==> design.v <==
module flipflop(clk,en,rst,i_xdirpal,i_ydirpal,i_xnav,i_ynav,i_xpal,i_ypal,i_bri1,i_bri2,i_bri3, i_bri4,i_bri5,i_bri6,i_bri7, i_bri8,
				i_bri9, i_bri10,o_bri1,o_bri2,o_bri3, o_bri4,o_bri5,o_bri6,o_bri7, o_bri8, o_bri9, o_bri10,
				i_life, o_life, i_brick, o_brick, i_red1, i_red2, i_red3, i_red4, i_blue5, i_blue6, i_blue7, o_red1,o_red2,o_red3,o_red4,
				o_blue5, o_blue6, o_blue7,o_xdirpal,o_ydirpal,o_xnav,o_ynav,o_xpal,o_ypal
);
input clk,en,rst;
input i_xdirpal, i_ydirpal;
input [9:0] i_xnav,i_ynav,i_xpal,i_ypal;
input i_bri1,i_bri2,i_bri3, i_bri4,i_bri5,i_bri6,i_bri7, i_bri8,i_bri9,i_bri10 ;
output reg [9:0] o_xnav,o_ynav,o_xpal,o_ypal;
output reg  o_xdirpal,o_ydirpal;
output reg o_bri1,o_bri2,o_bri3, o_bri4,o_bri5,o_bri6,o_bri7, o_bri8, o_bri9, o_bri10; 
output reg [1:0] o_life;
output reg [3:0] o_brick;
input [1:0]  i_life;
input [3:0]  i_brick;
input [1:0] i_red1, i_red2, i_red3, i_red4;
input[1:0] i_blue5, i_blue6, i_blue7;
output reg [1:0]  o_red1,o_red2,o_red3,o_red4;
output reg [1:0]   o_blue5, o_blue6, o_blue7;
parameter IX_NAV = 10'd 320;	 
parameter IY_NAV = 10'd 470;
parameter IX_PAL = 10'd 320;	 
parameter IY_PAL = 10'd 450;
parameter VITE = 2'd 3;
parameter BLOCCHI = 4'd 10;
parameter RED = 2'd 3;
parameter BLUE = 2'd 2;
always@(posedge clk)
	if(rst) begin							 
				o_bri1<=1'b1;
				o_bri2<=1'b1;
				o_bri3<=1'b1;
				o_bri4<=1'b1;
				o_bri5<=1'b1;
				o_bri6<=1'b1;
				o_bri7<=1'b1;
				o_bri8<=1'b1;
				o_bri9<=1'b1;
				o_bri10<=1'b1;
				o_xdirpal<=1'b0;
				o_xnav<=IX_NAV;
				o_xpal<=IX_PAL;
				o_ydirpal<=1'b0;
				o_ynav<=IY_NAV;
				o_ypal<=IY_PAL;				
				o_life<=VITE;
				o_brick<=BLOCCHI;
				o_blue5<=BLUE;
				o_blue6<=BLUE;
				o_blue7<=BLUE;
				o_red1<=RED;
				o_red2<=RED;
				o_red3<=RED;
				o_red4<=RED;
			end
	else if(en) begin							 
				o_bri1<=i_bri1;
				o_bri2<=i_bri2;
				o_bri3<=i_bri3;
				o_bri4<=i_bri4;
				o_bri5<=i_bri5;
				o_bri6<=i_bri6;
				o_bri7<=i_bri7;
				o_bri8<=i_bri8;
				o_bri9<=i_bri9;
				o_bri10<=i_bri10;
				o_xdirpal<=i_xdirpal;
				o_xnav<=i_xnav;
				o_xpal<=i_xpal;
				o_ydirpal<=i_ydirpal;
				o_ynav<=i_ynav;
				o_ypal<=i_ypal;
				o_life<=i_life;
				o_brick<=i_brick;
				o_blue5<=i_blue5;
				o_blue6<=i_blue6;
				o_blue7<=i_blue7;
				o_red1<=i_red1;
				o_red2<=i_red2;
				o_red3<=i_red3;
				o_red4<=i_red4;
			end
endmodule
module gioco(
	i_ani_stb,														 
	i_clk,															 
	i_rst,															 
	i_animate,														 
	i_dx, 															 
	i_sx,																 
	i_start,															 
	o_x1_pal, o_x2_pal,											 
	o_y1_pal, o_y2_pal,
	o_x1_nav, o_x2_nav,											 
	o_y1_nav, o_y2_nav,
	bri1,bri2,bri3,bri4,bri5,bri6,bri7,bri8,bri9,bri10, 
	ok, ko,															 
	ff_life															 
);
input i_ani_stb, i_clk, i_rst, i_animate, i_dx, i_sx, i_start;
output [9:0] o_x1_pal, o_x2_pal, o_y1_pal, o_y2_pal, o_x1_nav, o_x2_nav, o_y1_nav, o_y2_nav;
output reg bri1,bri2,bri3,bri4,bri5,bri6,bri7,bri8,bri9,bri10;
output reg ok,ko;												
output [1:0] ff_life;
wire ff_bri1, ff_bri2, ff_bri3, ff_bri4,ff_bri5, ff_bri6, ff_bri7, ff_bri8,ff_bri9, ff_bri10;
wire [9:0] ff_x_nav,ff_y_nav,ff_x_pal,ff_y_pal;	
wire ff_x_dirpal,ff_y_dirpal;							
wire [3:0] ff_brick;
wire [1:0] ff_red1,ff_red2,ff_red3,ff_red4;
wire [1:0] ff_blue5,ff_blue6,ff_blue7;
parameter H_SIZE_BRI = 10'd 32;					 
parameter L_SIZE_BRI = 10'd 10; 					 
parameter H_SIZE_NAV = 10'd 32; 					 
parameter L_SIZE_NAV = 10'd 3;  					 
parameter IX_NAV = 10'd 320;						 
parameter IY_NAV = 10'd 470;						 
parameter D_WIDTH = 10'd 640; 				 	 
parameter D_HEIGHT = 10'd 480;					 
parameter H_SIZE_PAL = 10'd 2;					 
parameter IX_PAL = 10'd 320;						 
parameter IY_PAL = 10'd 460;						 
parameter VITE = 2'd 3;								 
parameter BLOCCHI = 4'd 10;						 
parameter ROSSO = 2'd 3;							 
parameter BLU = 2'd 2;								 
parameter wait1=4'b 0000;							 
parameter s0=4'b 0001;
parameter val=4'b 0010;
parameter win=4'b 0100;
parameter go=4'b 1000;
reg [3:0] snext,sreg;								
reg[9:0] x_nav;										 
reg[9:0] y_nav;										 
reg[9:0] x_pal;										 
reg[9:0] y_pal;										 
reg x_dir_pal;											 
reg y_dir_pal;											 
reg [1:0] life;										
reg [3:0] brick;
reg [1:0] red1,red2,red3,red4;
reg [1:0] blue5,blue6,blue7;
assign o_x1_nav = x_nav - H_SIZE_NAV;   
assign o_x2_nav = x_nav + H_SIZE_NAV;   
assign o_y1_nav = y_nav -L_SIZE_NAV; 	 
assign o_y2_nav = y_nav + L_SIZE_NAV;   
assign o_x1_pal = x_pal - H_SIZE_PAL;	 
assign o_x2_pal = x_pal + H_SIZE_PAL;	 
assign o_y1_pal = y_pal -H_SIZE_PAL;	 
assign o_y2_pal = y_pal + H_SIZE_PAL;	 
flipflop ff(									 
	.clk(i_clk),						
	.en(i_ani_stb),
	.rst(i_rst),
	.i_xdirpal(x_dir_pal),			
	.i_ydirpal(y_dir_pal),
	.i_xnav(x_nav),
	.i_ynav(y_nav),
	.i_xpal(x_pal),
	.i_ypal(y_pal),
	.i_bri1(bri1),
	.i_bri2(bri2),
	.i_bri3(bri3),
	.i_bri4(bri4),
	.i_bri5(bri5),
	.i_bri6(bri6),
	.i_bri7(bri7),
	.i_bri8(bri8),
	.i_bri9(bri9),
	.i_bri10(bri10),
	.i_life(life),
	.i_brick(brick),
	.i_red1(red1),
	.i_red2(red2),
	.i_red3(red3),
	.i_red4(red4),
	.i_blue5(blue5),
	.i_blue6(blue6),
	.i_blue7(blue7),
	.o_xdirpal(ff_x_dirpal),		 
	.o_ydirpal(ff_y_dirpal),
	.o_xnav(ff_x_nav),
	.o_ynav(ff_y_nav),
	.o_xpal(ff_x_pal),
	.o_ypal(ff_y_pal),
	.o_bri1(ff_bri1),
	.o_bri2(ff_bri2),
	.o_bri3(ff_bri3),
	.o_bri4(ff_bri4),
	.o_bri5(ff_bri5),
	.o_bri6(ff_bri6),
	.o_bri7(ff_bri7),
	.o_bri8(ff_bri8),
	.o_bri9(ff_bri9),
	.o_bri10(ff_bri10),
	.o_life(ff_life),
	.o_brick(ff_brick),
	.o_red1(ff_red1),
	.o_red2(ff_red2),
	.o_red3(ff_red3),
	.o_red4(ff_red4),
	.o_blue5(ff_blue5),
	.o_blue6(ff_blue6),
	.o_blue7(ff_blue7)
);
always@(posedge i_clk)				 
		if(i_rst)						 
			sreg<=wait1;
		else if(i_ani_stb) sreg<=snext;
always@(*)								 
		case(sreg)
			wait1:if(!i_start) snext=s0;							 
					else snext=wait1;
			s0:   if(i_animate&&i_ani_stb) snext=val; 		 
					else snext=s0;
			val:															 
				 if(!ff_life)
					snext=go;
				 else if(!ff_brick)
					snext=win;
				 else if(!(i_animate&&i_ani_stb))
						snext=s0;
				 else snext = val;
			win: if(!i_start) snext=wait1;						 
				  else snext=win;
			go:  if(!i_start) snext=wait1;						 
				  else snext=go;
			default: snext=wait1;
		endcase
always@(*)								 
	begin
		x_dir_pal=0;					 
		y_dir_pal=0;
		x_nav=IX_NAV;
		y_nav=IY_NAV;
		x_pal=IX_PAL;
		y_pal=IY_PAL;
		bri1=1;
		bri2=1;
		bri3=1;
		bri4=1;
		bri5=1;
		bri6=1;
		bri7=1;
		bri8=1;
		bri9=1;
		bri10=1;
		life=VITE;
		brick=BLOCCHI;
		ok=0;
		ko=0;
		red1=ROSSO;
		red2=ROSSO;
		red3=ROSSO;
		red4=ROSSO;
		blue5=BLU;
		blue6=BLU;
		blue7=BLU;
		case(sreg)
			wait1:				
				begin
					x_dir_pal=0;		
					y_dir_pal=0;
					x_nav=IX_NAV;
					y_nav=IY_NAV;
					x_pal=IX_PAL;
					y_pal=IY_PAL;
				   bri1=1;
					bri2=1;
					bri3=1;
					bri4=1;
					bri5=1;
					bri6=1;
					bri7=1;
					bri8=1;
					bri9=1;
					bri10=1;
					life=VITE;
					brick=BLOCCHI;
					red1=ROSSO;
					red2=ROSSO;
					red3=ROSSO;
					red4=ROSSO;
					blue5=BLU;
					blue6=BLU;
					blue7=BLU;
				end
		val: 
			begin
				x_dir_pal=ff_x_dirpal;						
				y_dir_pal=ff_y_dirpal;
				x_nav=ff_x_nav;
				y_nav=ff_y_nav;
				x_pal=ff_x_pal;
				y_pal=ff_y_pal;
				bri1=ff_bri1;
				bri2=ff_bri2;
				bri3=ff_bri3;
				bri4=ff_bri4;
				bri5=ff_bri5;
				bri6=ff_bri6;
				bri7=ff_bri7;
				bri8=ff_bri8;
				bri9=ff_bri9;
				bri10=ff_bri10;
				life=ff_life;
				brick=ff_brick;
				red1=ff_red1;
				red2=ff_red2;
				red3=ff_red3;
				red4=ff_red4;
				blue5=ff_blue5;
				blue6=ff_blue6;
				blue7=ff_blue7;
				x_pal = (x_dir_pal) ? x_pal + 10'd 2 : x_pal - 10'd 2;  		
				y_pal = (y_dir_pal) ? y_pal + 10'd 2 : y_pal - 10'd 2;
				if (i_sx==1 && i_dx==0)										 
					begin															 
					x_nav =x_nav+10'd 3;										 
						if (x_nav >= (D_WIDTH-H_SIZE_NAV-12'd 1))		 
							x_nav = (D_WIDTH-H_SIZE_NAV-10'd 1);		 
					end
				else if(i_dx==1 && i_sx ==0)								 
					begin
					x_nav = x_nav - 10'd 3;									 
						if (x_nav <= H_SIZE_NAV+12'd 1)					 
							x_nav = H_SIZE_NAV + 10'd 1;					 
					end
						else 
							x_nav=x_nav;										 
				if((y_pal <= 73)&&(y_pal >= 71))
				begin
					if((x_pal >= 140)&&(x_pal <=202)&&bri1)  
						begin
							y_dir_pal =1;  
							red1=red1-2'd 1;
							if(!red1)
								begin
									brick = brick -4'd 1;
									bri1= 1'd 0;
								end
						end
					if((x_pal >= 232)&&(x_pal <=296)&&bri2)  
						begin
							y_dir_pal =1;  
							red2=red2-2'd 1;
							if(!red2)
								begin
									brick = brick -4'd 1;	
									bri2= 1'd 0;
								end
						end
				if((x_pal >=346)&&(x_pal <=410)&&bri3)  
					begin
						y_dir_pal =1;  
						red3=red3-2'd 1;
						if(!red3)
							begin
								brick = brick -4'd 1;
								bri3= 1'd 0;
							end
					end
				if((x_pal >= 440)&&(x_pal <=504)&&bri4)  
					begin
						y_dir_pal =1;  
						red4=red4-2'd 1;
						if(!red4)
							begin
								brick = brick -4'd 1;
								bri4=1'd 0;
							end
					end
			end
	if((y_pal <= 123)&&(y_pal >= 121))
			begin
			if((x_pal >= 184)&&(x_pal <=248)&&bri5)  
					begin
					y_dir_pal =1;  
					blue5=blue5-2'd 1;
					if(!blue5)
					begin
						brick = brick -4'd 1;	
						bri5= 1'd 0;
					end
					end
				if((x_pal >= 288)&&(x_pal <=352)&&bri6)  
					begin
					y_dir_pal =1;  
					blue6=blue6-2'd 1;
					if(!blue6)
						begin	
							brick = brick -4'd 1;	
							bri6=1'd 0;
						end
					end	
				if((x_pal >= 392)&&(x_pal <=456)&&bri7)  
					begin
					y_dir_pal =1;  
					blue7=blue7-2'd 1;
					if(!blue7)
					begin
					brick = brick -4'd 1;	
					bri7= 1'd 0;
					end
					end
			end
		if((y_pal <= 173)&&(y_pal >= 171))
		begin 	if((x_pal >= 232)&&(x_pal <=296)&&bri8)  
					begin
					y_dir_pal =1;  
					bri8= 1'd 0;
				brick = brick -4'd 1;	
					end
				if((x_pal >= 346)&&(x_pal <=410)&&bri9)  
					begin
					y_dir_pal =1;  
					bri9= 1'd 0;
				brick = brick -4'd 1;	
					end
			end
			if((y_pal <= 203)&&(y_pal >= 201)&&bri10)
			begin
			if((x_pal >= 288)&&(x_pal <=352))  
					begin
					y_dir_pal =1;  
					bri10= 1'd 0;	
					brick = brick -4'd 1;
					end		
			end
			if((y_pal<=70)&&(y_pal>=50))
			begin
			if((x_pal<=205)&&(x_pal>=203)&&bri1)
					begin
						x_dir_pal=1;	 
						red1=red1-2'd 1;
						if(!red1)
						begin
						bri1=1'd 0;	
						brick = brick -4'd 1;
						end
					end
			if((x_pal<=205)&&(x_pal>=203)&&bri2)
					begin
						x_dir_pal=1;	 
						red2=red2-2'd 1;
						if(!red2)
						begin
						bri2=1'd 0;
					brick = brick -4'd 1;	
					end
					end
			if((x_pal<=413)&&(x_pal>=411)&&bri3)
						begin
							x_dir_pal=1;	 
						red3=red3-2'd 1;
					if(!red3)	begin	bri3=1'd 0;	
							brick = brick -4'd 1;
						end
						end
			if((x_pal<=507)&&(x_pal>=505)&&bri4)
						begin
							x_dir_pal=1;	 
							red4=red4-2'd 1;
							if(!red4)
							begin
							bri4=1'd 0;	
							brick = brick -4'd 1;
							end
						end
if((x_pal>=135)&&(x_pal<=137)&&bri1)
						begin
							x_dir_pal=0;	 
							red1=red1-2'd 1;
							if(!red1)
							begin
							bri1=1'd 0;	
							brick = brick -4'd 1;
							end
							end
			if((x_pal>=229)&&(x_pal<=231)&&bri2)
						begin
							x_dir_pal=0;	 
							red2=red2-2'd 1;
							if(!red2)
							begin
							bri2=1'd 0;	
							brick = brick -4'd 1;
							end
						end
			if((x_pal>=343)&&(x_pal<=345)&&bri3)
						begin
							x_dir_pal=0;	 
							red3=red3-2'd 1;
							if(!red3)
							begin
							bri3=1'd 0;	
							brick = brick -4'd 1;
							end
						end
			if((x_pal>=437)&&(x_pal<=439)&&bri4)
						begin
							x_dir_pal=0;	 
							red4=red4-2'd 1;
							if(!red4)
							begin
							bri4=1'd 0;	
							brick = brick -4'd 1;
							end
						end
				end
	if((y_pal<=120)&&(y_pal>=100))	
		begin
		if((x_pal<=251)&&(x_pal>=249)&&bri5)
						begin
							x_dir_pal=1;	 
							blue5=blue5-2'd 1;
							if(!blue5)
							begin 
							bri5=1'd 0;	
							brick = brick -4'd 1;
							end
							end
			if((x_pal<=355)&&(x_pal>=353)&&bri6)	 
						begin
							x_dir_pal=1;	 
							blue6=blue6-2'd 1;
							if(!blue6)
							begin
							bri6=1'd 0;	
							brick = brick -4'd 1;
							end
					end
			if((x_pal<=459)&&(x_pal>=457)&&bri7)	 
						begin
							x_dir_pal=1;	 
							blue7=blue7-2'd 1;
							if(!blue7)
							begin
							bri7=1'd 0;	
							brick = brick -4'd 1;
							end
						end
	if((x_pal>=181)&&(x_pal<=183)&&bri5)
						begin
							x_dir_pal=0;	 
							blue5=blue5-2'd 1;
							if(!blue5)
							begin
							bri5=1'd 0;	
							brick = brick -4'd 1;
							end
						end
			if((x_pal>=285)&&(x_pal<=287)&&bri6)
						begin
							x_dir_pal=0;	 
							blue6=blue6-2'd 1;
							if(!blue6)
							begin
							bri6=1'd 0;	
							brick = brick -4'd 1;
							end
						end	
			if((x_pal>=389)&&(x_pal<=391)&&bri7)
						begin
							x_dir_pal=0;	 
							blue7=blue7-2'd 1;
							if(!blue7)
							begin
							bri7=1'd 0;				
							brick = brick -4'd 1;
							end
						end	
	end
			if((y_pal<=170)&&(y_pal>=150))
			begin
			if((x_pal<=299)&&(x_pal>=297)&&bri8)
						begin
							x_dir_pal=1;	 
							bri8=1'd 0;	
							brick = brick -4'd 1;
						end	
			if((x_pal<=349)&&(x_pal>=347)&&bri9)	 
						begin
							x_dir_pal=1;	 
							bri9=1'd 0;	
							brick = brick -4'd 1;
						end
if((x_pal>=229)&&(x_pal<=231)&&bri8)	 
						begin
							x_dir_pal=0;	 
							bri8=1'd 0;	
							brick = brick -4'd 1;
						end
			if((x_pal>=343)&&(x_pal<=345)&&bri9)	 
						begin
							x_dir_pal=0;	 
							bri9=1'd 0;	
							brick = brick -4'd 1;
						end	
	end
					if((y_pal<=220)&&(y_pal>=200)&&bri10)	 
				begin	
				if((x_pal<=355)&&(x_pal>=353))
				begin
							x_dir_pal=1;	 
							bri10=1'd 0;	
							brick = brick -4'd 1;
						end			
			if((x_pal>=285)&&(x_pal<=287)) 
			begin
							x_dir_pal=0;	 
							bri10=1'd 0;
							brick = brick -4'd 1;	
						end	
			end	
			if((y_pal>=47)&&(y_pal<=49))
		begin	
			if((x_pal >= 138)&&(x_pal <=202)&&bri1)  
					begin
						y_dir_pal = 0;  
						red1=red1-2'd 1;
						if(!red1)
						begin
						bri1 = 1'd 0; 
						brick = brick -4'd 1;
						end
						end
				if((x_pal >= 232)&&(x_pal <=296)&&bri2)  
					begin
						y_dir_pal = 0;  
						red2=red2-2'd 1;
						if(!red2)
						begin
						bri2 =  1'd 0; 
						brick = brick -4'd 1;
						end
					end
				if((x_pal >= 346)&&(x_pal <=410)&&bri3)  
					begin
						y_dir_pal = 0;  
						red3=red3-2'd 1;
						if(!red3)
						begin
						bri3 =  1'd 0;
						brick = brick -4'd 1;	
						end
					end
				if((x_pal >= 440)&&(x_pal <=504)&&bri4)  
					begin
						y_dir_pal = 0;  
						red4=red4-2'd 1;
						if(!red4)
						begin
						bri4 =  1'd 0;
						brick = brick -4'd 1;	
						end
					end	
	end	
		if((y_pal>=97)&&(y_pal<=99))
			begin
			if((x_pal >= 184)&&(x_pal <=248)&&bri5)  
					begin
						y_dir_pal = 0;  
						blue5=blue5-2'd 1;
						if(!blue5)
						begin
						bri5 =  1'd 0;
						brick = brick -4'd 1;	
						end
					end	
				if((x_pal >= 288)&&(x_pal <=352)&&bri6)  
					begin
						y_dir_pal = 0;  
						blue6=blue6-2'd 1;
						if(!blue6)
						begin
						bri6 =  1'd 0; 
						brick = brick -4'd 1;
						end
					end	
				if((x_pal >= 392)&&(x_pal <=456)&&bri7)  
					begin
						y_dir_pal = 0;  
						blue7=blue7-2'd 1;
						if(!blue7)
						begin
						bri7 =  1'd 0; 
						brick = brick -4'd 1;
						end
					end
			end
			if((y_pal>=147)&&(y_pal<=149))
		begin 
			if((x_pal >= 232)&&(x_pal <=296)&&bri8)  
					begin
						y_dir_pal = 0;  
						bri8 =  1'd 0;
						brick = brick -4'd 1;	
					end
				if((x_pal >=346)&&(x_pal <=410)&&bri9)  
					begin
						y_dir_pal = 0;  
						bri9 =  1'd 0;
						brick = brick -4'd 1;	
					end	
			end
			if((y_pal>=197)&&(y_pal<=199))
				if((x_pal >= 288)&&(x_pal <=352)&&bri10)  
					begin
						y_dir_pal = 0;  
						bri10 =  1'd 0;
						brick = brick -4'd 1;	
					end
			if(x_pal <= H_SIZE_PAL+1)					 
				x_dir_pal=1;							 
			if(x_pal >= (D_WIDTH-H_SIZE_PAL-1))			 
				x_dir_pal = 0;							 
			if (y_pal <= H_SIZE_PAL + 1)		 
				y_dir_pal = 1;				 
			if (y_pal>=463)								
				if ((x_pal >= x_nav-H_SIZE_NAV)&&(x_pal <= x_nav + H_SIZE_NAV))	 
					y_dir_pal = 0;							 
				else 
					begin								
						life=life-2'b01;
						x_pal = IX_PAL;
						y_pal = IY_PAL;
						x_nav = IX_NAV;
					end
		end
		s0:
			begin
				x_dir_pal=ff_x_dirpal;						 
				y_dir_pal=ff_y_dirpal;
				x_nav=ff_x_nav;
				y_nav=ff_y_nav;
				x_pal=ff_x_pal;
				y_pal=ff_y_pal;
				bri1=ff_bri1;
				bri2=ff_bri2;
				bri3=ff_bri3;
				bri4=ff_bri4;
				bri5=ff_bri5;
				bri6=ff_bri6;
				bri7=ff_bri7;
				bri8=ff_bri8;
				bri9=ff_bri9;
				bri10=ff_bri10;
				life=ff_life;
				brick=ff_brick;
				red1=ff_red1;
				red2=ff_red2;
				red3=ff_red3;
				red4=ff_red4;
				blue5=ff_blue5;
				blue6=ff_blue6;
				blue7=ff_blue7;
			end
		win:begin
					ok=1;
			 end
		go:begin
					ko=1;
			end
	   default:
			begin
				x_dir_pal=0;
				y_dir_pal=0;
				x_nav=IX_NAV;
				y_nav=IY_NAV;
				x_pal=IX_PAL;
				y_pal=IY_PAL;
				bri1=1;
				bri2=1;
				bri3=1;
				bri4=1;
				bri5=1;
				bri6=1;
				bri7=1;
				bri8=1;
				bri9=1;
				bri10=1;
				life=VITE;
				brick=BLOCCHI;
				ok=0;
				ko=0;
				red1=ROSSO;
				red2=ROSSO;
				red3=ROSSO;
				red4=ROSSO;
				blue5=BLU;
				blue6=BLU;
				blue7=BLU;
			end
		endcase
end			
endmodule
==> run.sh <==
#!/bin/bash
# the make line also repeats each setting of config.mk as NAME=value (left out here)
make -C /OpenROAD-flow-scripts/flow DESIGN_CONFIG=/design/flow/config.mk WORK_HOME=/design/flow/orfs CLKGATE_MAP_FILE= finish
==> config.mk <==
export PLATFORM = sky130hd
export DESIGN_NAME = gioco
export DESIGN_NICKNAME = gioco
export VERILOG_FILES = /design/flow/design.v
export SDC_FILE = /design/flow/constraint.sdc
export NUM_CORES = 4
export LEC_CHECK = 0
export CAP_MARGIN = 20
export CORE_ASPECT_RATIO = 1.36
export CORE_MARGIN = 6
export CORE_UTILIZATION = 64
export HOLD_SLACK_MARGIN = 0.14
export PLACE_DENSITY_LB_ADDON = 0.15
export SETUP_SLACK_MARGIN = 0.7
export SLEW_MARGIN = 25
==> constraint.sdc <==
create_clock -name core_clock -period 13.2 [get_ports {i_clk}]
set_input_delay 2.6400 -clock core_clock [delete_from_list [all_inputs] [get_ports {i_clk}]]
set_output_delay 2.6400 -clock core_clock [all_outputs]
set_load 0.01 [all_outputs]
==> flow_summary.ini, run 1 <==
; flow metrics
[outcome]
run_status = did not finish
haltStage = global routing (5_1_grt)
toolErrorMsg = [ERROR GRT-0232] Routing congestion too high. Check the congestion heatmap in the GUI.

[floorplanning]
die-width_microns = 138
die_height_microns = 183
floorplan.core_util = 0.653
row_count = 62
floorplan.io_pins = 101
coreArea_sq_um = 21200
design.die.area_sq_um = 25300

[synth]
top_logic_family = simple AND/OR/NAND/NOR gates
synth-edff-count = 0
yosys_cells = 2002
yosysSeqAreaShare = 0.111
synth.cell_area_sq_um = 13800
fraction_of_synthesized_area_in_multiplexers = 0.0252
ys.flop_type = dfxtp_1
synthesized_instance_count = 2002
async_set_or_reset_flop_fraction_in_the_synthesized_netlist = 0
synthesis.yosys.warnings = 2
syn_area_per_cell_sq_um = 6.91
ys_sh_simple = 0.310
synth.area.top_cells = dfxtp_1 11%, ha_1 9.9%, xnor2_1 6.6%, nand2_1 5.6%, nor2_1 5.5%
synth_top_cell_by_area = dfxtp_1
post-synth-top-area-fraction = 0.111
ys_area_sq_um = 13800
yosys_cell_types = 107
yosys.area_share.aoi = 0.264
synth.cells.most_frequent = 208 x nand2_1, 203 x nor2_1, 125 x o21ai_0
synth_adder_area_share = 0.102
synthMostInstantiatedCell = nand2_1
synth_area_in_xor_xnor = 0.119
synth_nets = 2120
post_synth_regs = 77

[cts]
htreeDepth = 3
max-clock-path-buffers = 2
cts.sinks = 77
ctsRootBufferMaster = clkbuf_16
cts_made_buffers = 9
cts_hold_buf = 0

[placed_design]
numPlacedInstances = 2706
gp_congestion = 1.20
place_area_sq_um = 18300
dp.final_hpwl_microns = 48600
i_o_buffers = 100

[global_routing]
grt_util_all_layers = 0.648
overflow = 59
## per-layer routing
metal | GRT overflow | GRT usage
met5 | 0 | 0.123
met4 | 25 | 0.664
met3 | 0 | 0.449
met2 | 34 | 0.860
met1 | 0 | 0.634
## metrics by stage
stage	util	setup WS [ns]
after detailed placement	0.865	-3.59
after floorplan	-	-3.16
after global placement	0.865	-2.67
after CTS	0.886	-3.49
## timing repair
item	in CTS
cloned	0
setup endpoints to repair	2
endpoints found under the hold margin	0
buffers inserted	9
pin swaps	11
gates resized	20
==> run 2: changes to the inputs <==
- CAP_MARGIN: 20 -> 40
- CELL_PAD_IN_SITES_DETAIL_PLACEMENT: default -> 0
- CORE_ASPECT_RATIO: 1.36 -> default
- CORE_MARGIN: 6 -> 2
- CORE_UTILIZATION: 64 -> 16
- CTS_CLUSTER_SIZE: default -> 78
- GPL_TIMING_DRIVEN: default -> 0
- HOLD_SLACK_MARGIN: 0.14 -> default
- PLACE_DENSITY: default -> 0.71
- PLACE_DENSITY_LB_ADDON: 0.15 -> default
- SETUP_SLACK_MARGIN: 0.7 -> default
- SLEW_MARGIN: 25 -> 20
- TNS_END_PERCENT: default -> 80
- clock period: 13.2 -> 20.5 ns (I/O delays scaled with it)
==> flow_summary.ini, run 2 <==
; generated from flow reports
[outcome]
run_status = finished clean

[job]
count_of_warning_messages_emitted_by_the_tools = 36
max-cap-violations = 0

[cts]
cts_hold_buf = 0
clkSlewWorstSetupHoldPaths_ns = 0.07
cts_made_buffers = 9
clock_latency_ns = 0.35
cts.sinks = 77
max-clock-path-buffers = 2
tritoncts = built
htreeDepth = 3
ctsRootBufferMaster = clkbuf_16

[synth]
synthMostInstantiatedCell = nand2_1
yosysSeqAreaShare = 0.111
synth-edff-count = 0
ys_sh_simple = 0.310
yosys.area_share.aoi = 0.264
yosys_cell_types = 107
synthesized_instance_count = 2002
synth_area_in_xor_xnor = 0.119
ys.flop_type = dfxtp_1
post-synth-top-area-fraction = 0.111
post_synth_regs = 77
fraction_of_synthesized_area_in_multiplexers = 0.0252
async_set_or_reset_flop_fraction_in_the_synthesized_netlist = 0
synth.area.top_cells = dfxtp_1 11%, ha_1 9.9%, xnor2_1 6.6%, nand2_1 5.6%, nor2_1 5.5%
synth_nets = 2120
synth_top_cell_by_area = dfxtp_1
synth.cell_area_sq_um = 13800
synthesis.yosys.warnings = 2
top_logic_family = simple AND/OR/NAND/NOR gates
syn_area_per_cell_sq_um = 6.91
synth_adder_area_share = 0.102
ys_area_sq_um = 13800
yosys_cells = 2002
synth.cells.most_frequent = 208 x nand2_1, 203 x nor2_1, 125 x o21ai_0

[routing]
route.detailed.wl_per_inst_microns = 17.4
dr.pass1.iters = 8
totalWireLength_microns = 57300
drt_first_iter_violations = 1692
drc_errors = 0
route.detailed.vias_per_inst = 4.97
via_count = 16300
drt.antenna.violating_nets = 0

[power]
power_frac_comb = 0.466
power_per_cell_area_nw_per_um2 = 35.7
net-switching-power_w = 0.000264
sequentialPower_w = 0.000160
power.static_leakage_nw = 6.19
share_seq_of_total_power = 0.264
power-top-group = combinational cells
clock_power_share = 0.270
finalPower_w = 0.000604
comb_cell_power_w = 0.000281
pg_clk_w = 0.000163
internal-power_w = 0.000340
power.switching_fraction = 0.438
peakVddDrop_mv = 0.0297

[worst_hold_path]
hp-start = ff.o_red3[1]$_SDFFE_PP1P_
timing.hold.worst_path_depth = 1
timing.hold.worst_endpoint = ff.o_red3[1]$_SDFFE_PP1P_
hold_class = reg2reg

[setup_path]
crit_path_max_incr_delay_ns = 0.55
rr_endpoint = ff.o_brick[3]$_SDFFE_PP1P_
critical_path_arrival_ns = 19.79
worst-r2r-cell-count = 90
timing.critical_path.mode_cell = ha_1
timing.critical_path.required_ns = 20.73
count_of_buffering_cells_on_the_critical_path_with_inverters_included = 6
r2r_slack_ns = 0.94
timing.critical_path.from_type = register
setup.worst_path.end = ff.o_brick[3]$_SDFFE_PP1P_
timing.critical_path.slowest_stage_cell = xor2_1
cp.depth = 90
critical_path.top_delay_family = adder cells
source_of_the_worst_register_to_register_timing_path = ff.o_xdirpal$_SDFFE_PP0P_
critPathLaunch = ff.o_xdirpal$_SDFFE_PP0P_
endpoint_kind = register
cp_max_fo = 9
timing_worst_setup_path_type = reg2reg

[final_timing]
tightest_slew_ns = 0.920
period_used_share = 0.954
f_max_mhz = 51.1
period_minus_slack_ns = 19.56
timing.setup.tns_ns = 0
finalHoldViolCount = 0
worst_clock_skew_ns = 0.00533
timing.max_slew.rel_slack = 0.387
setup_violations = 0
slew_viol_final = 0

[floorplanning]
die_height_microns = 298
floorplan.io_pins = 101
design.die.area_sq_um = 88900
die-width_microns = 298
coreArea_sq_um = 85400
floorplan.core_util = 0.162
row_count = 107

[global_routing]
first_global_vias = 15200
antenna_violations_before_repair = 1
grt_util_all_layers = 0.123
overflow = 0
grt_start_max_net_pins = 14
grt_first_pass_wirelength_microns = 87800

[placed_design]
i_o_buffers = 99
dp.final_hpwl_microns = 46100
gp_congestion = 1.03

[finish]
fin_nets = 2257
area_growth_from_synthesis_to_layout_pct = 22.2
[run 2: metal layers]
metal  GRT usage  share of wire  up-vias
met3      0.0220          0.097      204
met1       0.156           0.41     7609
met2       0.195           0.44      936
li1            -              -     7595
met4      0.0686          0.061        0
met5           0              0        -
[run 2: what timing repair did]
item | 4_1_cts | 5_1_grt
pin swaps | 0 | 4
buffers inserted | 0 | 8
setup endpoints to repair | 2 | 2
resized | 10 | 27
[run 2: cell type report]
| type | count | area (sq um) |
|---|---|---|
| fillers | 9829 | 68500 |
| inverters | 102 | 393 |
| repair buffers | 126 | 1170 |
| well taps | 1144 | 1430 |
| flip-flops and latches | 77 | 1550 |
| diodes | 2 | 5.00 |
| clock buffers | 12 | 267 |
| clock inverters | 4 | 30.0 |
| multi-input cells | 1703 | 11500 |
| plain buffers | 120 | 559 |
[run 2: metrics by stage]
| step | utilization | hold slack (ns) | cell area, sq um | instances | setup slack (ns) |
|---|---|---|---|---|---|
| floorplan | - | 0.453 | 13800 | 2002 | 2.58 |
| global placement | 0.190 | 0.487 | 16300 | 3245 | -0.715 |
| detailed placement | 0.192 | 0.493 | 16400 | 3258 | -0.753 |
| CTS | 0.196 | 0.508 | 16700 | 3274 | 0.0264 |
| global route | 0.198 | 0.522 | 16900 | 3288 | -0.106 |
| finish | 0.198 | 0.511 | 16900 | 3290 | 0.944 |
==> run 3: changes to the inputs <==
- CAP_MARGIN: 40 -> 20
- CELL_PAD_IN_SITES_DETAIL_PLACEMENT: 0 -> default
- CORE_ASPECT_RATIO: default -> 1.36
- CORE_MARGIN: 2 -> 6
- CORE_UTILIZATION: 16 -> 64
- CTS_CLUSTER_SIZE: 78 -> default
- GPL_TIMING_DRIVEN: 0 -> default
- HOLD_SLACK_MARGIN: default -> 0.26
- PLACE_DENSITY: 0.71 -> default
- PLACE_DENSITY_LB_ADDON: default -> 0.15
- SETUP_SLACK_MARGIN: default -> 0.7
- TNS_END_PERCENT: 80 -> default
- clock period: 20.5 -> 24.0 ns (I/O delays scaled with it)
==> flow_summary.ini, run 3 <==
; generated from flow reports
[synth]
synth_top_cell_by_area = dfxtp_1
ys.flop_type = dfxtp_1
async_set_or_reset_flop_fraction_in_the_synthesized_netlist = 0
synth_nets = 2120
synth.area.top_cells = dfxtp_1 11%, ha_1 9.9%, xnor2_1 6.6%, nand2_1 5.6%, nor2_1 5.5%
ys_area_sq_um = 13800
synth_area_in_xor_xnor = 0.119
synth_adder_area_share = 0.102
post_synth_regs = 77
synthMostInstantiatedCell = nand2_1
synth.cells.most_frequent = 208 x nand2_1, 203 x nor2_1, 125 x o21ai_0
yosysSeqAreaShare = 0.111
top_logic_family = simple AND/OR/NAND/NOR gates
yosys_cells = 2002
ys_sh_simple = 0.310
synth-edff-count = 0
synthesized_instance_count = 2002
fraction_of_synthesized_area_in_multiplexers = 0.0252
post-synth-top-area-fraction = 0.111
synth.cell_area_sq_um = 13800
yosys_cell_types = 107
syn_area_per_cell_sq_um = 6.91
yosys.area_share.aoi = 0.264
synthesis.yosys.warnings = 2

[final_timing]
finalHoldViolCount = 0
period_used_share = 0.875
timing.setup.tns_ns = 0
f_max_mhz = 47.6
setup_violations = 0
slew_viol_final = 0
worst_clock_skew_ns = 0.00965
period_minus_slack_ns = 21.01
timing.max_slew.rel_slack = 0.167
tightest_slew_ns = 1.24
rsz_0062_raised_after_global_routing = no

[placed_design]
numPlacedInstances = 2306
i_o_buffers = 100
gp_congestion = 1.09
dp.final_hpwl_microns = 42400
place_area_sq_um = 14900

[power]
clock_power_share = 0.271
internal-power_w = 0.000280
power_per_cell_area_nw_per_um2 = 33.1
share_seq_of_total_power = 0.275
sequentialPower_w = 0.000138
power-top-group = combinational cells
comb_cell_power_w = 0.000229
power_frac_comb = 0.455
peakVddDrop_mv = 0.0323
pg_clk_w = 0.000136
power.static_leakage_nw = 5.96
power.switching_fraction = 0.444
net-switching-power_w = 0.000224

[routing]
via_count = 16500
drc_errors = 0
route.detailed.vias_per_inst = 7.10
totalWireLength_microns = 54900
drt_first_iter_violations = 1875
drt.antenna.violating_nets = 0
route.detailed.wl_per_inst_microns = 23.6
dr.pass1.iters = 10

[setup_path]
cp_max_fo = 22
critical_path.top_delay_family = adder cells
timing.critical_path.mode_cell = ha_1
rr_endpoint = ff.o_brick[3]$_SDFFE_PP1P_
r2r_slack_ns = 2.99
worst-r2r-cell-count = 89
timing.critical_path.from_type = register
timing.critical_path.required_ns = 24.24
critical_path_arrival_ns = 21.25
cp.depth = 89
crit_path_max_incr_delay_ns = 0.71
source_of_the_worst_register_to_register_timing_path = ff.o_xpal[1]$_SDFFE_PP0P_
timing.critical_path.slowest_stage_cell = xnor2_1
setup.worst_path.end = ff.o_brick[3]$_SDFFE_PP1P_
timing_worst_setup_path_type = reg2reg
critPathLaunch = ff.o_xpal[1]$_SDFFE_PP0P_
count_of_buffering_cells_on_the_critical_path_with_inverters_included = 5
endpoint_kind = register

[cts]
ctsRootBufferMaster = clkbuf_16
htreeDepth = 3
clock_latency_ns = 0.36
cts.sinks = 77
clkSlewWorstSetupHoldPaths_ns = 0.07
cts_made_buffers = 9
cts_hold_buf = 0
post_cts_resized = 0
post_cts.repair.setup_buffers = 0
tritoncts = built
max-clock-path-buffers = 2

[global_routing]
first_global_vias = 16100
antenna_violations_before_repair = 0
grt_first_pass_wirelength_microns = 85200
overflow = 0
grt_util_all_layers = 0.413
grt_start_max_net_pins = 60

[worst_hold_path]
hold_class = reg2reg
timing.hold.worst_path_depth = 1
timing.hold.worst_endpoint = ff.o_red3[1]$_SDFFE_PP1P_
hp-start = ff.o_red3[1]$_SDFFE_PP1P_

[floorplanning]
design.die.area_sq_um = 25300
coreArea_sq_um = 21200
die_height_microns = 183
die-width_microns = 138
floorplan.core_util = 0.653
row_count = 62
floorplan.io_pins = 101

[finish]
fin_cells = 2323
multi_input_logic_area_sq_um = 11400
fin_nets = 2147
area_growth_from_synthesis_to_layout_pct = 10.0
count_of_fill_cells_added_during_filler_insertion = 1777
finish.instance_area_sq_um = 15200
sequential_cell_area_sq_um = 1540

[job]
count_of_warning_messages_emitted_by_the_tools = 36
max-cap-violations = 0

[outcome]
run_status = finished clean
[run 3: layout make-up]
class | instances | area share
diodes | 1 | 0.000164
clock buffers | 10 | 0.0150
clock inverters | 6 | 0.00312
inverters | 102 | 0.0253
multi-input cells | 1703 | 0.748
flip-flops and latches | 77 | 0.101
well taps | 288 | 0.0237
repair buffers | 136 | 0.0832
[run 3: routing by layer]
| metal | up-vias | GRT usage | routed length, microns |
|---|---|---|---|
| li1 | 7375 | - | - |
| met4 | 0 | 0.324 | 4970 |
| met3 | 363 | 0.0733 | 5670 |
| met5 | - | 0 | 0 |
| met1 | 7526 | 0.446 | 19000 |
| met2 | 1223 | 0.711 | 25200 |
[run 3: metrics by stage]
stage	utilization	total power, W	hold WS, ns	setup WS, ns
after global placement	0.705	0.000354	0.471	4.12
after global routing	0.719	0.000521	0.508	1.71
after CTS	0.719	0.000494	0.494	3.33
after floorplan	-	0.000284	0.453	6.08
after detailed placement	0.705	0.000359	0.478	3.36
final	0.719	0.000504	0.494	2.99
==> run 4: changes to the inputs <==
- ABC_AREA: default -> 1
- CORE_ASPECT_RATIO: 1.36 -> default
- CORE_MARGIN: 6 -> 2
- CORE_UTILIZATION: 64 -> 65
- HOLD_SLACK_MARGIN: 0.26 -> default
- PLACE_DENSITY_LB_ADDON: 0.15 -> default
- SETUP_SLACK_MARGIN: 0.7 -> default
- clock period: 24.0 -> 14.0 ns (I/O delays scaled with it)
==> flow_summary.ini, run 4 <==
; flow metrics
[synth]
synth_top_cell_by_area = nand2_1
yosys_cells = 2613
ys_area_sq_um = 14700
ys_sh_simple = 0.446
synthMostInstantiatedCell = nand2_1
synth_nets = 2731
ys.flop_type = dfxtp_1
synth_area_in_xor_xnor = 0.0625
yosys_cell_types = 63
fraction_of_synthesized_area_in_multiplexers = 0
post_synth_regs = 77
synth-edff-count = 0
synthesized_instance_count = 2613
synth.cells.most_frequent = 609 x nand2_1, 461 x inv_1, 333 x nand3_1
synth.cell_area_sq_um = 14700
top_logic_family = simple AND/OR/NAND/NOR gates
syn_area_per_cell_sq_um = 5.62
yosysSeqAreaShare = 0.105
synth_adder_area_share = 0.0956
async_set_or_reset_flop_fraction_in_the_synthesized_netlist = 0
synthesis.yosys.warnings = 2
yosys.area_share.aoi = 0.143
synth.area.top_cells = nand2_1 16%, inv_1 12%, nand3_1 11%, dfxtp_1 11%, ha_1 9.3%
post-synth-top-area-fraction = 0.156

[cts]
cts_hold_buf = 0
max-clock-path-buffers = 2
ctsRootBufferMaster = clkbuf_16
htreeDepth = 3
cts_made_buffers = 9
cts.sinks = 77

[outcome]
run_status = did not finish
toolErrorMsg = [ERROR GRT-0232] Routing congestion too high. Check the congestion heatmap in the GUI.
haltStage = global routing (5_1_grt)

[placed_design]
gp_congestion = 1.08
dp.final_hpwl_microns = 44600
i_o_buffers = 100

[global_routing]
grt_util_all_layers = 0.925
overflow = 768

[floorplanning]
die_height_microns = 154
floorplan.io_pins = 101
design.die.area_sq_um = 23800
floorplan.core_util = 0.666
row_count = 54
coreArea_sq_um = 22000
die-width_microns = 154
-- run 4: routing by layer --
metal / global-route usage / GRT overflow
met5: 0.534 / 3
met4: 1.04 / 270
met3: 0.813 / 24
met1: 0.856 / 19
met2: 1.08 / 452
-- run 4: what timing repair did --
item                                    in CTS
resized                                     94
cloned                                       0
pin swaps                                   64
endpoints found under the setup margin       2
setup buffers                              107
-- run 4: stage by stage --
stage	cells	instance area, sq um	util	worst slack, ns
after floorplan	2613	14900	-	-1.46
after global placement	3293	18600	0.843	-1.93
after detailed placement	3293	18600	0.843	-2.64
after CTS	3416	20100	0.914	-2.18
==> run 5: changes to the inputs <==
- CELL_PAD_IN_SITES_GLOBAL_PLACEMENT: default -> 3
- CORE_MARGIN: 2 -> 4
- CORE_UTILIZATION: 65 -> 68
- GPL_ROUTABILITY_DRIVEN: default -> 1
- MIN_ROUTING_LAYER: default -> met2
- clock period: 14.0 -> 24.0 ns (I/O delays scaled with it)
==> flow_summary.ini, run 5 <==
; flow metrics
[floorplanning]
die_height_microns = 155
row_count = 53
coreArea_sq_um = 21200
design.die.area_sq_um = 24000
die-width_microns = 155
floorplan.core_util = 0.694

[synth]
synth_top_cell_by_area = nand2_1
synth_area_in_xor_xnor = 0.0625
synth.area.top_cells = nand2_1 16%, inv_1 12%, nand3_1 11%, dfxtp_1 11%, ha_1 9.3%
ys_area_sq_um = 14700
ys_sh_simple = 0.446
synth.cells.most_frequent = 609 x nand2_1, 461 x inv_1, 333 x nand3_1
synthMostInstantiatedCell = nand2_1
yosysSeqAreaShare = 0.105
synthesized_instance_count = 2613
synth.cell_area_sq_um = 14700
fraction_of_synthesized_area_in_multiplexers = 0
synth_nets = 2731
async_set_or_reset_flop_fraction_in_the_synthesized_netlist = 0
syn_area_per_cell_sq_um = 5.62
ys.flop_type = dfxtp_1
post-synth-top-area-fraction = 0.156
synth_adder_area_share = 0.0956
synthesis.yosys.warnings = 2
yosys_cell_types = 63
yosys_cells = 2613
top_logic_family = simple AND/OR/NAND/NOR gates
synth-edff-count = 0
post_synth_regs = 77
yosys.area_share.aoi = 0.143

[outcome]
haltStage = global placement without I/O (3_1_place_gp_skip_io)
toolErrorMsg = [ERROR GPL-0301] Utilization 180.680 % exceeds 100%.
run_status = did not finish
==> run 6: changes to the inputs <==
- ABC_AREA: 1 -> default
- CELL_PAD_IN_SITES_GLOBAL_PLACEMENT: 3 -> default
- CORE_MARGIN: 4 -> 2
- CORE_UTILIZATION: 68 -> 72
- CTS_CLUSTER_DIAMETER: default -> 229
- CTS_CLUSTER_SIZE: default -> 36
- GPL_ROUTABILITY_DRIVEN: 1 -> default
- MIN_ROUTING_LAYER: met2 -> default
- SETUP_SLACK_MARGIN: default -> 0.96
- clock period: 24.0 -> 16.2 ns (I/O delays scaled with it)
==> flow_summary.ini, run 6 <==
; flow metrics
[cts]
cts_hold_buf = 0
ctsRootBufferMaster = clkbuf_16
cts.sinks = 77
max-clock-path-buffers = 2
cts_made_buffers = 9
htreeDepth = 3

[synth]
post-synth-top-area-fraction = 0.111
synth_nets = 2120
synth_area_in_xor_xnor = 0.119
synthMostInstantiatedCell = nand2_1
ys_sh_simple = 0.310
yosys_cell_types = 107
post_synth_regs = 77
synth.cells.most_frequent = 208 x nand2_1, 203 x nor2_1, 125 x o21ai_0
synthesized_instance_count = 2002
async_set_or_reset_flop_fraction_in_the_synthesized_netlist = 0
yosys_cells = 2002
synth_top_cell_by_area = dfxtp_1
fraction_of_synthesized_area_in_multiplexers = 0.0252
synthesis.yosys.warnings = 2
yosys.area_share.aoi = 0.264
syn_area_per_cell_sq_um = 6.91
top_logic_family = simple AND/OR/NAND/NOR gates
synth.cell_area_sq_um = 13800
synth-edff-count = 0
synth.area.top_cells = dfxtp_1 11%, ha_1 9.9%, xnor2_1 6.6%, nand2_1 5.6%, nor2_1 5.5%
ys_area_sq_um = 13800
yosysSeqAreaShare = 0.111
ys.flop_type = dfxtp_1
synth_adder_area_share = 0.102

[floorplanning]
coreArea_sq_um = 18800
design.die.area_sq_um = 20300
floorplan.core_util = 0.737
die_height_microns = 143
die-width_microns = 143
row_count = 50
floorplan.io_pins = 101

[global_routing]
overflow = 63
grt_util_all_layers = 0.799

[outcome]
toolErrorMsg = [ERROR GRT-0232] Routing congestion too high. Check the congestion heatmap in the GUI.
run_status = did not finish
haltStage = global routing (5_1_grt)

[placed_design]
gp_congestion = 1.22
i_o_buffers = 100
dp.final_hpwl_microns = 39700
[run 6: stage by stage]
step / hold slack [ns] / std cells / worst slack, ns / total power [W] / area (sq um)
after floorplan: 0.453 / 2002 / -0.162 / 0.000427 / 14200
after global placement: 0.470 / 2318 / 0.0699 / 0.000543 / 15700
after detailed placement: 0.480 / 2318 / -0.682 / 0.000553 / 15700
after CTS: 0.492 / 2378 / -0.291 / 0.000784 / 16600
[run 6: timing repair]
action                     4_1_cts
gates resized                   49
setup endpoints to repair        2
cloned                           0
pin swaps                       30
setup buffers                   45
[run 6: layer usage]
layer / GRT overflow / track usage
met3: 7 / 0.721
met5: 1 / 0.501
met2: 37 / 0.926
met4: 9 / 0.719
met1: 9 / 0.798
==> run 7: changes to the inputs <==
- CORE_UTILIZATION: 72 -> 61
- CTS_CLUSTER_DIAMETER: 229 -> default
- CTS_CLUSTER_SIZE: 36 -> default
- SETUP_SLACK_MARGIN: 0.96 -> default
- clock period: 16.2 -> 19.6 ns (I/O delays scaled with it)
==> flow_summary.ini, run 7 <==
; generated from flow reports
[power]
power.static_leakage_nw = 6.12
peakVddDrop_mv = 0.0431
share_seq_of_total_power = 0.270
sequentialPower_w = 0.000169
power-top-group = combinational cells
clock_power_share = 0.263
power_frac_comb = 0.467
internal-power_w = 0.000350
pg_clk_w = 0.000164
net-switching-power_w = 0.000274
comb_cell_power_w = 0.000292
power.switching_fraction = 0.439
power_per_cell_area_nw_per_um2 = 40.0

[setup_path]
timing_worst_setup_path_type = reg2reg
crit_path_max_incr_delay_ns = 0.42
rr_endpoint = ff.o_brick[3]$_SDFFE_PP1P_
timing.critical_path.from_type = register
timing.critical_path.mode_cell = ha_1
endpoint_kind = register
source_of_the_worst_register_to_register_timing_path = ff.o_xdirpal$_SDFFE_PP0P_
cp.depth = 90
timing.critical_path.required_ns = 19.84
critPathLaunch = ff.o_xdirpal$_SDFFE_PP0P_
r2r_slack_ns = 0.94
critical_path_arrival_ns = 18.90
setup.worst_path.end = ff.o_brick[3]$_SDFFE_PP1P_
critical_path.top_delay_family = adder cells
count_of_buffering_cells_on_the_critical_path_with_inverters_included = 7
timing.critical_path.slowest_stage_cell = nor3_4
worst-r2r-cell-count = 90
cp_max_fo = 9

[placed_design]
dp.final_hpwl_microns = 41000
i_o_buffers = 100
pre_cts_ws_ns = -0.112
place_area_sq_um = 15100
gp_congestion = 1.07

[routing]
insertedDiodeCount = 0
totalWireLength_microns = 53500
route.detailed.vias_per_inst = 6.95
via_count = 16300
drc_errors = 0
drt.antenna.violating_nets = 0
dr.pass1.iters = 6
route.detailed.wl_per_inst_microns = 22.8
drt_first_iter_violations = 2337

[synth]
synth_area_in_xor_xnor = 0.119
fraction_of_synthesized_area_in_multiplexers = 0.0252
ys_area_sq_um = 13800
top_logic_family = simple AND/OR/NAND/NOR gates
ys.flop_type = dfxtp_1
synth-edff-count = 0
synth_adder_area_share = 0.102
synth_nets = 2120
synth.cell_area_sq_um = 13800
post-synth-top-area-fraction = 0.111
synthesis.yosys.warnings = 2
yosys_cells = 2002
synth_top_cell_by_area = dfxtp_1
yosysSeqAreaShare = 0.111
yosys.area_share.aoi = 0.264
syn_area_per_cell_sq_um = 6.91
yosys_cell_types = 107
synth.cells.most_frequent = 208 x nand2_1, 203 x nor2_1, 125 x o21ai_0
ys_sh_simple = 0.310
synthMostInstantiatedCell = nand2_1
synthesized_instance_count = 2002
synth.area.top_cells = dfxtp_1 11%, ha_1 9.9%, xnor2_1 6.6%, nand2_1 5.6%, nor2_1 5.5%
async_set_or_reset_flop_fraction_in_the_synthesized_netlist = 0
post_synth_regs = 77

[cts]
tritoncts = built
ctsRootBufferMaster = clkbuf_16
clock_latency_ns = 0.36
cts_made_buffers = 9
htreeDepth = 3
cts.sinks = 77
clkSlewWorstSetupHoldPaths_ns = 0.07
max-clock-path-buffers = 2

[finish]
fin_util = 0.696
area_growth_from_synthesis_to_layout_pct = 12.8
finish.instance_area_sq_um = 15600
fin_nets = 2178

[global_routing]
global_routing_usage_on_met3 = 0.0855
overflow = 0
globalRouteMet2Util = 0.676
grt_first_pass_wirelength_microns = 82500
grt_start_max_net_pins = 60
busiest_layer = met2
antenna_violations_before_repair = 0
grt_util_all_layers = 0.434
first_global_vias = 15000
global_route.usage.met1 = 0.545

[outcome]
run_status = finished clean

[final_timing]
finalHoldViolCount = 0
period_used_share = 0.952
rsz_0062_raised_after_global_routing = no
setup_violations = 0
f_max_mhz = 53.6
timing.max_slew.rel_slack = 0.274
timing.final.ws_setup_ns = 0.936
period_minus_slack_ns = 18.66
worst_clock_skew_ns = 0.0102
tightest_slew_ns = 1.08
slew_viol_final = 0
holdWs_ns = 0.501

[floorplanning]
floorplan.core_util = 0.617
die-width_microns = 155
design.die.area_sq_um = 23900
coreArea_sq_um = 22400
row_count = 55
floorplan.io_pins = 101
die_height_microns = 155

[worst_hold_path]
hold_class = reg2reg
hp-start = ff.o_red3[1]$_SDFFE_PP1P_
timing.hold.worst_endpoint = ff.o_red3[1]$_SDFFE_PP1P_
timing.hold.worst_path_depth = 1

[job]
max-cap-violations = 0
count_of_warning_messages_emitted_by_the_tools = 38
-- run 7: layer usage --
| layer | wire, microns | vias to the layer above |
|---|---|---|
| met4 | 4230 | 0 |
| met1 | 20300 | 7475 |
| met3 | 5950 | 308 |
| li1 | - | 7429 |
| met5 | 0 | - |
| met2 | 23000 | 1116 |
-- run 7: layout make-up --
class                   instances  area [sq um]
flip-flops and latches         77          1550
repair buffers                166          1490
fillers                      1915          6820
repair inverters                1          5.00
well taps                     285           357
inverters                     102           393
clock buffers                  10           229
multi-input cells            1703         11600
clock inverters                 5          36.3
-- run 7: repair_timing --
action,CTS,global route
hold buffers,0,0
setup endpoints to repair,1,2
cloned,0,1
setup buffers,0,14
resized,3,46
pin swaps,0,6
-- run 7: stage by stage --
step	power (W)	TNS, ns	instances
5_1_grt	0.000648	0	2349
3_3_place_gp	0.000437	0	2319
4_1_cts	0.000604	0	2334
6_report	0.000624	0	2349
2_1_floorplan	0.000348	0	2002
3_5_place_dp	0.000441	-0.112	2319
==> run 8: changes to the inputs <==
- CORE_UTILIZATION: 61 -> 40
- CTS_CLUSTER_DIAMETER: default -> 165
- CTS_CLUSTER_SIZE: default -> 100
- TNS_END_PERCENT: default -> 20
- clock period: 19.6 -> 24.0 ns (I/O delays scaled with it)
==> flow_summary.ini, run 8 <==
; generated from flow reports
[outcome]
run_status = finished clean

[setup_path]
crit_path_max_incr_delay_ns = 0.79
rr_endpoint = ff.o_brick[3]$_SDFFE_PP1P_
timing.critical_path.from_type = register
critPathLaunch = ff.o_xpal[1]$_SDFFE_PP0P_
endpoint_kind = register
timing.critical_path.mode_cell = ha_1
worst-r2r-cell-count = 89
source_of_the_worst_register_to_register_timing_path = ff.o_xpal[1]$_SDFFE_PP0P_
setup.worst_path.end = ff.o_brick[3]$_SDFFE_PP1P_
critical_path_arrival_ns = 21.31
cp.depth = 89
r2r_slack_ns = 2.95
count_of_buffering_cells_on_the_critical_path_with_inverters_included = 5
critical_path.top_delay_family = adder cells
timing.critical_path.slowest_stage_cell = xnor2_1
timing_worst_setup_path_type = reg2reg
timing.critical_path.required_ns = 24.26
cp_max_fo = 22

[worst_hold_path]
timing.hold.worst_path_depth = 1
hp-start = ff.o_blue6[1]$_SDFFE_PP1P_
hold_class = reg2reg
timing.hold.worst_endpoint = ff.o_blue6[1]$_SDFFE_PP1P_

[power]
sequentialPower_w = 0.000138
power.static_leakage_nw = 6.00
power_frac_comb = 0.452
comb_cell_power_w = 0.000232
internal-power_w = 0.000283
share_seq_of_total_power = 0.269
power_per_cell_area_nw_per_um2 = 33.1
clock_power_share = 0.279
power.switching_fraction = 0.450
peakVddDrop_mv = 0.0360
pg_clk_w = 0.000143
power-top-group = combinational cells
net-switching-power_w = 0.000231

[synth]
synth.cells.most_frequent = 208 x nand2_1, 203 x nor2_1, 125 x o21ai_0
ys_sh_simple = 0.310
synth_area_in_xor_xnor = 0.119
synth.cell_area_sq_um = 13800
ys_area_sq_um = 13800
synth_top_cell_by_area = dfxtp_1
syn_area_per_cell_sq_um = 6.91
ys.flop_type = dfxtp_1
synth_adder_area_share = 0.102
yosysSeqAreaShare = 0.111
synth.area.top_cells = dfxtp_1 11%, ha_1 9.9%, xnor2_1 6.6%, nand2_1 5.6%, nor2_1 5.5%
synth-edff-count = 0
post-synth-top-area-fraction = 0.111
yosys.area_share.aoi = 0.264
synthesized_instance_count = 2002
top_logic_family = simple AND/OR/NAND/NOR gates
yosys_cells = 2002
synthesis.yosys.warnings = 2
yosys_cell_types = 107
synth_nets = 2120
fraction_of_synthesized_area_in_multiplexers = 0.0252
async_set_or_reset_flop_fraction_in_the_synthesized_netlist = 0
post_synth_regs = 77
synthMostInstantiatedCell = nand2_1

[routing]
route.detailed.wl_per_inst_microns = 22.9
route.detailed.vias_per_inst = 6.26
drc_errors = 0
totalWireLength_microns = 57200
drt_first_iter_violations = 1706
drt.antenna.violating_nets = 0
dr.pass1.iters = 7
via_count = 15600

[global_routing]
grt_start_max_net_pins = 59
first_global_vias = 14800
grt_first_pass_wirelength_microns = 87200
overflow = 0
antenna_violations_before_repair = 0
grt_util_all_layers = 0.312

[job]
count_of_warning_messages_emitted_by_the_tools = 36
max-cap-violations = 0

[final_timing]
worst_clock_skew_ns = 0.0142
holdWs_ns = 0.499
slew_viol_final = 0
period_minus_slack_ns = 21.05
timing.max_slew.rel_slack = 0.267
tightest_slew_ns = 1.09
finalHoldViolCount = 0
f_max_mhz = 47.5
timing.setup.tns_ns = 0
period_used_share = 0.877
rsz_0062_raised_after_global_routing = no
setup_violations = 0

[cts]
cts_made_buffers = 9
clock_latency_ns = 0.37
max-clock-path-buffers = 2
clkSlewWorstSetupHoldPaths_ns = 0.08
post_cts_resized = 0
htreeDepth = 3
ctsRootBufferMaster = clkbuf_16
tritoncts = built
cts.sinks = 77
cts_hold_buf = 0
post_cts.repair.setup_buffers = 0

[finish]
sequential_cell_area_sq_um = 1540
fin_util = 0.452
multi_input_logic_area_sq_um = 11400
fin_nets = 2154
area_growth_from_synthesis_to_layout_pct = 12.0
count_of_fill_cells_added_during_filler_insertion = 3561

[floorplanning]
floorplan.io_pins = 101
design.die.area_sq_um = 36100
floorplan.core_util = 0.404
row_count = 68
die-width_microns = 190
die_height_microns = 190
coreArea_sq_um = 34300

[placed_design]
i_o_buffers = 100
dp.final_hpwl_microns = 44800
gp_congestion = 1.02
## run 8: metal layers
metal	vias up	global-route usage	share of wire
met5	-	0	0
met4	0	0.174	0.058
met3	167	0.0515	0.077
met2	747	0.500	0.44
met1	7332	0.397	0.42
li1	7391	-	-
## run 8: per-stage QoR
stage / total power (W) / cell area (sq um) / cells / setup WS [ns]
2_1_floorplan: 0.000284 / 13800 / 2002 / 6.08
3_3_place_gp: 0.000365 / 15200 / 2480 / 4.03
3_5_place_dp: 0.000366 / 15200 / 2480 / 3.29
4_1_cts: 0.000510 / 15500 / 2496 / 3.21
5_1_grt: 0.000538 / 15500 / 2496 / 1.38
6_report: 0.000513 / 15500 / 2497 / 2.95
## run 8: layout make-up
class,count,share of cell area
antenna,1,0.000161
sequential,77,0.0995
inverter,102,0.0249
clock inverter,7,0.00436
tap,455,0.0367
timing repair buffer,143,0.0851
multi-input combinational,1703,0.735
clock buffer,9,0.0145
==> run 9: changes to the inputs <==
- CORE_UTILIZATION: 40 -> 71
- CTS_CLUSTER_DIAMETER: 165 -> 232
- CTS_CLUSTER_SIZE: 100 -> 40
- SETUP_SLACK_MARGIN: default -> 4.89
- TNS_END_PERCENT: 20 -> default
- clock period: 24.0 -> 16.9 ns (I/O delays scaled with it)
==> flow_summary.ini, run 9 <==
; flow metrics
[synth]
post_synth_regs = 77
fraction_of_synthesized_area_in_multiplexers = 0.0252
yosys_cell_types = 107
synth_area_in_xor_xnor = 0.119
yosysSeqAreaShare = 0.111
synth_top_cell_by_area = dfxtp_1
synth-edff-count = 0
synth.cell_area_sq_um = 13800
ys_sh_simple = 0.310
synthMostInstantiatedCell = nand2_1
top_logic_family = simple AND/OR/NAND/NOR gates
synth_nets = 2120
ys.flop_type = dfxtp_1
syn_area_per_cell_sq_um = 6.91
synthesized_instance_count = 2002
synth_adder_area_share = 0.102
synth.cells.most_frequent = 208 x nand2_1, 203 x nor2_1, 125 x o21ai_0
yosys_cells = 2002
ys_area_sq_um = 13800
synthesis.yosys.warnings = 2
post-synth-top-area-fraction = 0.111
yosys.area_share.aoi = 0.264
async_set_or_reset_flop_fraction_in_the_synthesized_netlist = 0
synth.area.top_cells = dfxtp_1 11%, ha_1 9.9%, xnor2_1 6.6%, nand2_1 5.6%, nor2_1 5.5%

[floorplanning]
row_count = 51
coreArea_sq_um = 19300
floorplan.io_pins = 101
die-width_microns = 144
design.die.area_sq_um = 20600
die_height_microns = 144
floorplan.core_util = 0.718

[placed_design]
dp.final_hpwl_microns = 40300
gp_congestion = 1.16
i_o_buffers = 100

[cts]
cts_hold_buf = 0
cts.sinks = 77
ctsRootBufferMaster = clkbuf_16
htreeDepth = 3
cts_made_buffers = 9
max-clock-path-buffers = 2

[outcome]
toolErrorMsg = [ERROR GRT-0232] Routing congestion too high. Check the congestion heatmap in the GUI.
run_status = did not finish
haltStage = global routing (5_1_grt)

[global_routing]
grt_util_all_layers = 0.798
overflow = 105
-- run 9: metal layers --
layer | global-route usage | overflow
met4 | 0.785 | 49
met3 | 0.687 | 2
met5 | 0.316 | 0
met1 | 0.793 | 4
met2 | 0.941 | 50
-- run 9: timing repair --
item                       4_1_cts
resized                        103
pin swaps                       39
setup endpoints to repair       41
setup buffers                   68
-- run 9: through the flow --
| stage | instance area (sq um) | cells | setup WS, ns |
|---|---|---|---|
| 2_1_floorplan | 14200 | 2002 | 0.538 |
| 3_3_place_gp | 15500 | 2320 | 0.289 |
| 3_5_place_dp | 15500 | 2320 | -0.447 |
| 4_1_cts | 16900 | 2404 | 0.446 |
==> run 10: changes to the inputs <==
- ABC_AREA: default -> 1
- CELL_PAD_IN_SITES_DETAIL_PLACEMENT: default -> 1
- CORE_ASPECT_RATIO: default -> 1.36
- CORE_MARGIN: 2 -> 6
- CORE_UTILIZATION: 71 -> 35
- CTS_CLUSTER_DIAMETER: 232 -> default
- CTS_CLUSTER_SIZE: 40 -> default
- HOLD_SLACK_MARGIN: default -> -0.1
- MIN_ROUTING_LAYER: default -> met2
- PLACE_DENSITY: default -> 0.92
- SETUP_SLACK_MARGIN: 4.89 -> 0.7
- SLEW_MARGIN: 20 -> 25
- clock period: 16.9 -> 13.2 ns (I/O delays scaled with it)
==> flow_summary.ini, run 10 <==
; flow metrics
[floorplanning]
die_height_microns = 251
floorplan.core_util = 0.355
floorplan.io_pins = 101
design.die.area_sq_um = 47100
die-width_microns = 188
coreArea_sq_um = 41400
row_count = 87

[synth]
syn_area_per_cell_sq_um = 5.62
synthesis.yosys.warnings = 2
synth.cell_area_sq_um = 14700
ys_area_sq_um = 14700
post-synth-top-area-fraction = 0.156
synth_area_in_xor_xnor = 0.0625
post_synth_regs = 77
async_set_or_reset_flop_fraction_in_the_synthesized_netlist = 0
yosys.area_share.aoi = 0.143
top_logic_family = simple AND/OR/NAND/NOR gates
synth_nets = 2731
yosysSeqAreaShare = 0.105
synthMostInstantiatedCell = nand2_1
fraction_of_synthesized_area_in_multiplexers = 0
ys.flop_type = dfxtp_1
yosys_cell_types = 63
synth.cells.most_frequent = 609 x nand2_1, 461 x inv_1, 333 x nand3_1
synth_top_cell_by_area = nand2_1
ys_sh_simple = 0.446
synth.area.top_cells = nand2_1 16%, inv_1 12%, nand3_1 11%, dfxtp_1 11%, ha_1 9.3%
synth-edff-count = 0
synthesized_instance_count = 2613
synth_adder_area_share = 0.0956
yosys_cells = 2613

[cts]
cts.sinks = 77
max-clock-path-buffers = 2
cts_made_buffers = 9
htreeDepth = 3
cts_hold_buf = 0
ctsRootBufferMaster = clkbuf_16

[outcome]
toolErrorMsg = [ERROR GRT-0116] Global routing finished with congestion. Check the congestion regions in the DRC Viewer.
run_status = did not finish
haltStage = global routing (5_1_grt)

[placed_design]
numPlacedInstances = 3643
gp_congestion = 1.20
pre_cts_ws_ns = -6.81
place_area_sq_um = 19600
dp.final_hpwl_microns = 109000
i_o_buffers = 100

[global_routing]
grt_util_all_layers = 1.13
overflow = 6113
==> run 10: stage by stage <==
stage          TNS [ns]  hold slack, ns
2_1_floorplan     -4.41           0.425
3_3_place_gp      -5.30           0.446
3_5_place_dp     -16.85           0.472
4_1_cts          -10.47           0.505
==> run 10: timing repair <==
action / 4_1_cts
setup endpoints to repair: 47
gates resized: 410
pin swaps: 122
gates cloned: 1
buffers inserted: 62
==> run 10: metal layers <==
layer,GRT overflow,GRT usage
met1,-,-
met2,2794,1.18
met3,2060,1.17
met4,1017,1.01
met5,242,1.06
Power and IR drop assume default switching activity.
